Setup of v12:
Design fir, start of the top module:
module fir(
	input			clk_100k,
	input			rst_n,
	input 	signed [8:0]	samp_in,
	output 	signed [8:0]	fir_out	
);
export LEC_CHECK = 0
export CAP_MARGIN = 0
export CELL_PAD_IN_SITES_DETAIL_PLACEMENT = 1
export CELL_PAD_IN_SITES_GLOBAL_PLACEMENT = 2
export CORE_ASPECT_RATIO = 0.6
export CORE_MARGIN = 8
export CORE_UTILIZATION = 72
export CTS_CLUSTER_DIAMETER = 52
export CTS_CLUSTER_SIZE = 87
export GPL_ROUTABILITY_DRIVEN = 1
export MAX_ROUTING_LAYER = met4
export MIN_ROUTING_LAYER = met2
export PLACE_DENSITY_LB_ADDON = 0.21
export SLEW_MARGIN = 20
export TNS_END_PERCENT = 35
create_clock -name core_clock -period 10.1 [get_ports {clk_100k}]
run.sh (not shown) runs the stock make flow with config.mk's settings and CLKGATE_MAP_FILE=.
v12 did not finish; the tool stopped in global placement without I/O (3_1_place_gp_skip_io) with error FLW-0024.
For v27, these inputs were changed with respect to v12:
- clearing CTS_CLUSTER_SIZE, which used to be 87
- clearing CELL_PAD_IN_SITES_DETAIL_PLACEMENT, which used to be 1
- clearing GPL_ROUTABILITY_DRIVEN, which used to be 1
- clearing CELL_PAD_IN_SITES_GLOBAL_PLACEMENT, which used to be 2
- swapping 72 for 40 in CORE_UTILIZATION
- clearing MAX_ROUTING_LAYER, which used to be met4
- clearing CORE_ASPECT_RATIO, which used to be 0.6
- clearing PLACE_DENSITY_LB_ADDON, which used to be 0.21
- swapping 0 for 20 in CAP_MARGIN
- clearing TNS_END_PERCENT, which used to be 35
- clearing MIN_ROUTING_LAYER, which used to be met2
- swapping 8 for 2 in CORE_MARGIN
- clearing CTS_CLUSTER_DIAMETER, which used to be 52
- swapping 10.1 for 16.0 in the clock period (ns, I/O delays scaled along)
### Flow results
- v27 went all the way through the flow, and no timing, DRC or antenna check failed.
- Delta (v27 minus v12): mean instance size in the synthesized netlist shows no meaningful change, placeable core region shows an increase of about 80%, x dimension of the die shows an increase of 1.8 um.
- Synthesized area essentially unchanged between v27 and v12.
- Synthesized cell count: v12 vs v27 identical
- v12 has a lower die area than v27.
- Fraction of the yosys area taken by sequential cells came out exactly the same in v27 and v12.
- v12 -> v27: vertical die dimension increased by more than half
- Sort v27 and v12 by starting utilization of the core area desc -> top: v12
- v27 ended up with a higher number of placement rows than v12 did.
> inputs changed (v27 -> v18)
- changing CAP_MARGIN from 20 to 5
- setting GPL_TIMING_DRIVEN to 0 for the first time
- changing CORE_MARGIN from 2 to 9
- changing CORE_UTILIZATION from 40 to 29
- setting SETUP_SLACK_MARGIN to 1.01 for the first time
- setting GPL_ROUTABILITY_DRIVEN to 0 for the first time
- setting MIN_ROUTING_LAYER to met2 for the first time
- setting MAX_ROUTING_LAYER to met4 for the first time
## What came out
Across v27 and v18, a clean result was obtained everywhere but in v18. What the final checks of v18 revealed, after a flow that finished every stage, was a layout that fails on setup timing. Instance count of the mapped netlist: v27 vs v18 identical. Across both runs, fraction of the cycle the final worst path needs was higher for v18 than for v27. Total vias in the final route in v18 is 14,500 above v27. Re slew at the pin closest to its max-slew limit: v27 was lower than v18. Final-layout non-clock buffer area share of v18 is on par with v27. The buffering stage count on the worst path with inverters included in v18 sits 3 above the value recorded for v27. Compared with v27, in v18 height of the chip moved up, register area share after synthesis level, clock latency on the worst-skew pair moved up.
The following lists how v57 was set up differently from v18:
- changing GPL_TIMING_DRIVEN from 0 to 1
- removing SETUP_SLACK_MARGIN (formerly 1.01)
- setting TNS_END_PERCENT to 90 for the first time
- removing MIN_ROUTING_LAYER (formerly met2)
- changing CAP_MARGIN from 5 to 15
- setting CTS_CLUSTER_DIAMETER to 235 for the first time
- changing CORE_UTILIZATION from 29 to 40
- changing CORE_MARGIN from 9 to 2
- setting CTS_CLUSTER_SIZE to 40 for the first time
Results
- Diff v18 -> v57: final tally of setup violations saw a decrease, utilization saw an increase.
- v57 against v18: cell count decreased about 10%; finished layout cell area has decreased.
- Of v57 and v18, it is v57 that has the lower transition time of the tightest slew-check pin.
- As far as number of levels in the clock H-tree goes, v18 and v57 are indistinguishable; the numbers are identical.
- v57 ran to completion and came out clean on the timing, DRC and antenna checks.
- Share of the final layout cell area in multi-input gates: v57 > v18
- Total routed wirelength ended up 7.9% lower on v57 than on v18.
Inputs modified between v57 and v25:
- changing CORE_UTILIZATION from 40 to 65
- changing CTS_CLUSTER_DIAMETER from 235 to 248
- changing CTS_CLUSTER_SIZE from 40 to 99
- changing CAP_MARGIN from 15 to 0
- removing GPL_TIMING_DRIVEN (formerly 1)
- removing MAX_ROUTING_LAYER (formerly met4)
- removing TNS_END_PERCENT (formerly 90)
- changing CORE_MARGIN from 2 to 5
- setting PLACE_DENSITY to 0.6 for the first time
- setting SETUP_SLACK_MARGIN to 0.42 for the first time
- setting HOLD_SLACK_MARGIN to 0.24 for the first time
- removing GPL_ROUTABILITY_DRIVEN (formerly 0)
==> comparison <==
Looking at wire length of the first global-routing pass, v25 sits 930 um higher than v57 does. Compared to v57, v25 has setup fix buffers added after clock tree synthesis 18 higher. Any difference in total via count in the routed design between v25 and v57 is small enough to ignore. The number of antenna violations at the first check in global routing of v25 exceeds that of v57 by 1.
